## run A
## ALU
module ALU #(parameter w = 8) (
    clk, rst, CE, IN_valid, MODE, CMD, OPA, OPB, Cin,
    ERR, RES, OF, COUT, G, L, E);
clock: 4.12 ns
lec_check: 0
abc_area: 1
cap_margin: 25
cell_pad_in_sites_detail_placement: 0
core_margin: 2
core_utilization: 72
cts_cluster_diameter: 330
cts_cluster_size: 85
hold_slack_margin: 0.3
place_density: 0.67
setup_slack_margin: -0.7
slew_margin: 20
run.sh (not shown) runs the stock make flow with config.mk's settings and CLKGATE_MAP_FILE=.
Run A did not finish; a tool error ended it in 5_1_grt.
For run B, these inputs were changed with respect to run A:
==> flow/config.mk <==
export PLATFORM = sky130hd
export DESIGN_NAME = ALU
export DESIGN_NICKNAME = ALU
export VERILOG_FILES = /design/flow/design.v
export SDC_FILE = /design/flow/constraint.sdc
export NUM_CORES = 4
export LEC_CHECK = 0
export CAP_MARGIN = 25
export CELL_PAD_IN_SITES_DETAIL_PLACEMENT = 0
export CORE_MARGIN = 2
export CORE_UTILIZATION = 65
export CTS_CLUSTER_DIAMETER = 26
export SETUP_SLACK_MARGIN = 0.7
export SLEW_MARGIN = 20
==> flow/constraint.sdc <==
create_clock -name core_clock -period 5.86 [get_ports {clk}]
set_input_delay 1.1720 -clock core_clock [delete_from_list [all_inputs] [get_ports {clk}]]
set_output_delay 1.1720 -clock core_clock [all_outputs]
set_load 0.01 [all_outputs]
### Flow results
Run B: PASS, flow complete, no timing, DRC or antenna violations
Post-synth net total, run A and run B: smaller value in run B
The post-placement worst setup slack reported for run B is greater than that of run A by 1490 ps.
Looking only at placer congestion estimate, and setting everything else aside, the higher value of run A and run B goes to run A.
Run B against run A: number of instances in the synthesized netlist -about 20%; die area +about 5.6%; simple-gate share of the synthesized area -9.8 points.
Looking at number of placement rows, run B sits 2 higher than run A does.
Between run A and run B, area fraction in mux cells is lower for run A, run B comes in above that.
Changes in run C relative to run B:
diff --git a/flow/config.mk b/flow/config.mk
--- a/flow/config.mk
+++ b/flow/config.mk
@@ -10,4 +10,6 @@
 export CORE_MARGIN = 2
-export CORE_UTILIZATION = 65
+export CORE_UTILIZATION = 69
 export CTS_CLUSTER_DIAMETER = 26
+export CTS_CLUSTER_SIZE = 19
+export HOLD_SLACK_MARGIN = 0.29
 export SETUP_SLACK_MARGIN = 0.7
==> comparison <==
Run C had finished all stages when the layout checks came back failing, citing negative setup slack. On sequential share of layout area: between run B and run C, it ends up lower for run B. | fraction of area in clock buffers and inverters | higher: run C |. Run C vs. run B: die outline height went down by about 3%. Max clock buffer instance count of the final layout across run B and run C: run C. For power density of the placed cells, dividing the value from run B by the value from run C gives 0.920. Actual slew at the worst max-slew pin ended up 200 ps higher on run C than on run B. Run B -> run C: length of routed wiring on met1 increased slightly. Run C vs. run B: peak clock frequency supported by timing now smaller; final cell count now smaller.
Relative to run C, the following input files were edited for run D:
diff --git a/flow/config.mk b/flow/config.mk
--- a/flow/config.mk
+++ b/flow/config.mk
@@ -10,7 +10,5 @@
 export CORE_MARGIN = 2
-export CORE_UTILIZATION = 69
-export CTS_CLUSTER_DIAMETER = 26
-export CTS_CLUSTER_SIZE = 19
-export HOLD_SLACK_MARGIN = 0.29
-export SETUP_SLACK_MARGIN = 0.7
+export CORE_UTILIZATION = 66
+export CTS_CLUSTER_DIAMETER = 42
+export SETUP_SLACK_MARGIN = -0.24
 export SLEW_MARGIN = 20
==> flow/constraint.sdc <==
create_clock -name core_clock -period 4.96 [get_ports {clk}]
set_input_delay 0.9920 -clock core_clock [delete_from_list [all_inputs] [get_ports {clk}]]
set_output_delay 0.9920 -clock core_clock [all_outputs]
set_load 0.01 [all_outputs]
--- outcome ---
Of run D and run C, not a single run came through the flow clean.
Run D finished all stages; however, its layout fails the closing checks, the failures being negative setup slack.
Relative to run C, the post-detailed-placement half-perimeter wirelength of run D is higher by 7.2%.
Relative to run C, leakage power has increased by 0.52 nW in run D.
Via count delta (run D − run C): unfavourable
Going from run C to run D, slew of the pin with the lowest slew margin fell by 180 ps; switching share of power went down 2.5 points.
Run D — sum of met2 wire segment lengths after detailed routing 3.0% higher, run C as reference
The flop share of the area reported for run D is smaller than that of run C by 0.65 points.
Run D vs run C, combinational power went up by about 25%.
Combinational group share of total power is higher on run D
### run D -> run E
==> flow/config.mk <==
export PLATFORM = sky130hd
export DESIGN_NAME = ALU
export DESIGN_NICKNAME = ALU
export VERILOG_FILES = /design/flow/design.v
export SDC_FILE = /design/flow/constraint.sdc
export NUM_CORES = 4
export LEC_CHECK = 0
export CAP_MARGIN = 20
export CORE_MARGIN = 2
export CORE_UTILIZATION = 8
export SLEW_MARGIN = 20
==> flow/constraint.sdc <==
create_clock -name core_clock -period 8.14 [get_ports {clk}]
set_input_delay 1.6280 -clock core_clock [delete_from_list [all_inputs] [get_ports {clk}]]
set_output_delay 1.6280 -clock core_clock [all_outputs]
set_load 0.01 [all_outputs]
Results
- Run E ended up with a higher summed negative setup slack over all endpoints than run D did.
- Across both runs, data-path buffer share of cell area in the final layout was lower for run E than for run D.
- Looking at sequential cell fraction of total power across run E and run D, the one that comes out higher is run E.
- Run E: no failed stages, no open violations at the end
- NOTE total instance count after detailed placement run D->run E increased by more than half
- Max number of buffers and inverters on the critical path across run E and run D: run D
- Area of all sequential standard cells (higher): run D
- Compare run E and run D | met2 wire length higher: run E
- Delta (run E minus run D): power consumption down 56%; portion of the clock cycle consumed by the worst path in the final layout down 40 points.
- Clock share of power, run E and run D: smaller value in run D
- Cmp run E and run D / pin count of the biggest net entering global routing / lower: run D


The RTL this note starts from:
==> flow/design.v <==
module ALU #(parameter w = 8) (
    clk, rst, CE, IN_valid, MODE, CMD, OPA, OPB, Cin,
    ERR, RES, OF, COUT, G, L, E);
    input clk;
    input rst;
    input CE;
    input [1:0] IN_valid;
    input MODE;
    input [3:0] CMD;
    input [w-1:0] OPA;
    input [w-1:0] OPB;
    input Cin;
    output reg ERR;
    output reg OF;
    output reg COUT;
    output reg G;
    output reg L;
    output reg E;
    output reg [2*w:0] RES;
reg [1:0] IN_valid_t;
reg [3:0] CMD_t;
reg MODE_t, Cin_t;
reg [w-1:0] OPA_t, OPB_t;
reg ERR_t, OF_t, COUT_t, G_t, L_t, E_t;
reg [2*w:0] RES_t, RES_m;
reg signed [w-1:0] sOPA, sOPB;
reg signed [2*w:0] sRES;
reg [$clog2(w)-1:0] shift_amount;
always @(posedge clk or posedge rst) begin  
    if(rst) begin
        OPA_t <= 0;
        OPB_t <= 0;
        Cin_t <= 0;
        IN_valid_t <= 0;
        MODE_t <= 0;
        CMD_t <= 0; end
     else if(CE) begin
        OPA_t <= OPA;
        OPB_t <= OPB;
        Cin_t <= Cin;
        IN_valid_t <= IN_valid;
        MODE_t <= MODE;
        CMD_t <= CMD; end   
end
always @(*) begin
    ERR_t = 0;    
    sOPA = 0;
    sOPB = 0;
    sRES = 0;
    shift_amount = 0;
    OF_t = 0;
    COUT_t = 0;
    G_t = 0;
    L_t = 0;
    E_t = 0;
    RES_t = 0;
    if(MODE_t) begin
        case(CMD_t)
            4'b0000: begin 
                        if(IN_valid_t == 2'b11) begin
                            RES_t = OPA_t + OPB_t;
                            COUT_t = RES_t[w]; end
                        else ERR_t = 1; end
            4'b0001: begin 
                        if(IN_valid_t == 2'b11) begin
                            RES_t = OPA_t - OPB_t;
                            OF_t = (OPA_t < OPB_t) ? 1 : 0; end
                        else ERR_t = 1; end
            4'b0010: begin 
                        if(IN_valid_t == 2'b11) begin
                            RES_t = OPA_t + OPB_t + Cin_t;
                            COUT_t = RES_t[w]; end
                        else ERR_t = 1; end
            4'b0011: begin 
                        if(IN_valid_t == 2'b11) begin
                            RES_t = OPA_t - OPB_t - Cin_t;
                            OF_t = (OPA_t < (OPB_t + Cin_t)); end
                        else ERR_t = 1; end
            4'b0100: begin 
                        if(IN_valid_t[0] == 1'b1) begin
                            RES_t = OPA_t + 1'b1;
                            COUT_t = RES_t[w]; end
                        else ERR_t = 1; end
            4'b0101: begin 
                        if(IN_valid_t[0] == 1'b1) begin
                            RES_t = OPA_t - 1'b1;
                            OF_t = RES_t[w]; end
                        else ERR_t = 1; end
            4'b0110: begin 
                        if(IN_valid_t[1] == 1'b1) begin
                            RES_t = OPB_t + 1'b1;
                            COUT_t = RES_t[w]; end
                        else ERR_t = 1; end
            4'b0111: begin 
                        if(IN_valid_t[1] == 1'b1) begin
                            RES_t = OPB_t - 1'b1;
                            OF_t = RES_t[w]; end
                        else ERR_t = 1; end
            4'b1000: begin 
                        if(IN_valid_t == 2'b11) begin
                            E_t = (OPA_t == OPB_t) ? 1 : 0;
                            L_t = (OPA_t < OPB_t) ? 1 : 0;
                            G_t = (OPA_t > OPB_t) ? 1 : 0; end
                        else ERR_t = 1; end
            4'b1001: begin 
                        if(IN_valid_t == 2'b11) begin
                            RES_t = (OPA_t + 1) * (OPB_t + 1); end
                        else ERR_t = 1; end
            4'b1010: begin 
                        if(IN_valid_t == 2'b11) begin
                            RES_t = (OPA_t << 1) * OPB_t; end
                        else ERR_t = 1; end
            4'b1011: begin
                        if(IN_valid_t == 2'b11) begin
                            sOPA = $signed(OPA_t);
                            sOPB = $signed(OPB_t);
                            sRES = sOPA + sOPB;
                            RES_t = sRES;
                            OF_t = ((sOPA[w-1] == sOPB[w-1]) && (sRES[w-1] != sOPA[w-1]));
                            E_t = (sOPA == sOPB) ? 1 : 0;
                            L_t = (sOPA < sOPB) ? 1 : 0;
                            G_t = (sOPA > sOPB) ? 1 : 0; end
                        else ERR_t = 1; end
            4'b1100: begin
                        if(IN_valid_t == 2'b11) begin
                            sOPA = $signed(OPA_t);
                            sOPB = $signed(OPB_t);
                            sRES = sOPA - sOPB;
                            RES_t = sRES;
                            OF_t = ((sOPA[w-1] != sOPB[w-1]) && (sRES[w-1] != sOPA[w-1]));
                            E_t = (sOPA == sOPB) ? 1 : 0;
                            L_t = (sOPA < sOPB) ? 1 : 0;
                            G_t = (sOPA > sOPB) ? 1 : 0; end
                        else ERR_t = 1; end
            default: begin
                        RES_t = 0;
                        COUT_t = 1'b0;
                        OF_t = 1'b0;
                        G_t = 1'b0;
                        E_t = 1'b0;
                        L_t = 1'b0;
                        ERR_t = 1'b1; end
             endcase
             end
    else begin 
        case(CMD_t)
          4'b0000: begin
                      if(IN_valid_t == 2'b11) begin
                          RES_t = OPA_t & OPB_t; end
                      else ERR_t = 1; end
          4'b0001: begin
                      if(IN_valid_t == 2'b11) begin
                          RES_t = ~(OPA_t & OPB_t);
                          RES_t[2*w-1 : 8] = 0; end
                      else ERR_t = 1; end
          4'b0010: begin
                      if(IN_valid_t == 2'b11) begin
                          RES_t = OPA_t | OPB_t; end
                      else ERR_t = 1; end
          4'b0011: begin
                      if(IN_valid_t == 2'b11) begin
                          RES_t = ~(OPA_t | OPB_t);
                          RES_t[2*w-1 : 8] = 0; end
                      else ERR_t = 1; end
          4'b0100: begin
                      if(IN_valid_t == 2'b11) begin
                          RES_t = OPA_t ^ OPB_t; end
                      else ERR_t = 1; end
          4'b0101: begin
                      if(IN_valid_t == 2'b11) begin
                          RES_t = ~(OPA_t ^ OPB_t);
                          RES_t[2*w-1 : 8] = 0; end
                      else ERR_t = 1; end
          4'b0110: begin
                      if(IN_valid_t[0] == 1'b1) begin
                          RES_t = ~OPA_t;
                          RES_t[2*w-1 : 8] = 0; end
                      else ERR_t = 1; end
          4'b0111: begin
                      if(IN_valid_t[1] == 1'b1) begin
                          RES_t = ~OPB_t;
                          RES_t[2*w-1 : 8] = 0; end
                      else ERR_t = 1; end
          4'b1000: begin
                      if(IN_valid_t[0] == 1'b1) begin
                          RES_t = OPA_t >> 1; end
                      else ERR_t = 1; end
          4'b1001: begin
                      if(IN_valid_t[0] == 1'b1) begin
                          RES_t = OPA_t << 1; end
                      else ERR_t = 1; end
          4'b1010: begin
                      if(IN_valid_t[1] == 1'b1) begin
                          RES_t = OPB_t >> 1; end
                      else ERR_t = 1; end
          4'b1011: begin
                      if(IN_valid_t[1] == 1'b1) begin
                          RES_t = OPB_t << 1; end
                      else ERR_t = 1; end
          4'b1100: begin 
                      if(IN_valid_t == 2'b11) begin
                          if( |(OPB_t[(w-1) : ($clog2(w)+1)]))
                               ERR_t = 1;
                          else begin
                               shift_amount = OPB_t[$clog2(w)-1:0];
                               RES_t = {1'b0, ((OPA_t << shift_amount) | OPA_t >> (w - shift_amount))}; end end
                      else  ERR_t = 1; end
          4'b1101: begin 
                      if(IN_valid_t == 2'b11) begin
                          if( |(OPB_t[(w-1) : ($clog2(w)+1)]))
                               ERR_t = 1;
                          else begin
                               shift_amount = OPB_t[$clog2(w)-1:0];
                               RES_t = {1'b0, ((OPA_t >> shift_amount) | OPA_t << (w - shift_amount))}; end end
                      else  ERR_t = 1; end
          default: begin
                        RES_t = 0;
                        ERR_t = 1'b1; end
             endcase
             end
end
always @(posedge clk or posedge rst) begin
    if (rst) begin
        RES  <= 0;
        COUT <= 0;
        OF   <= 0;
        G    <= 0;
        L    <= 0;
        E    <= 0;
        ERR  <= 0;
        RES_m <= 0;
    end 
    else if (CE) begin
        if ((CMD_t == 4'b1001 || CMD_t == 4'b1010) && MODE_t == 1) begin
            RES_m <= RES_t;
            RES <= RES_m;
        end
        else
            RES <= RES_t;
            COUT <= COUT_t;
            OF   <= OF_t;
            G    <= G_t;
            L    <= L_t;
            E    <= E_t;
            ERR  <= ERR_t;
  end
end
endmodule
make LEC_CHECK=0 ABC_AREA=1 CAP_MARGIN=20 CORE_ASPECT_RATIO=1.45 CORE_MARGIN=2 CORE_UTILIZATION=38 CTS_CLUSTER_SIZE=24 GPL_ROUTABILITY_DRIVEN=1 GPL_TIMING_DRIVEN=0 HOLD_SLACK_MARGIN=0.3 MAX_ROUTING_LAYER=met4 SLEW_MARGIN=10 TNS_END_PERCENT=10 finish   # period 5.06 ns
The first run completed and failed the layout checks on negative setup slack.
Rerun with:
Settings changed: ABC_AREA 1 to default, CORE_ASPECT_RATIO 1.45 to default, CORE_UTILIZATION 38 to 40, CTS_CLUSTER_SIZE 24 to default, GPL_ROUTABILITY_DRIVEN 1 to default, GPL_TIMING_DRIVEN 0 to default, HOLD_SLACK_MARGIN 0.3 to default, MAX_ROUTING_LAYER met4 to default, SLEW_MARGIN 10 to 20, TNS_END_PERCENT 10 to default.
Clock period 5.06 ns to 6.0 ns, I/O delays scaled along.
What happened: Now the flow passed the timing, design-rule and antenna checks. Global-route usage fell by 2.6 points. Synthesized area fell by a few percent. Routed wire length fell by about a fifth. Power fell by about a fifth. Setup slack gains 390 ps. Clock skew hardly moves.
Power figures rest on the tool's default switching activity, not on a simulated workload.
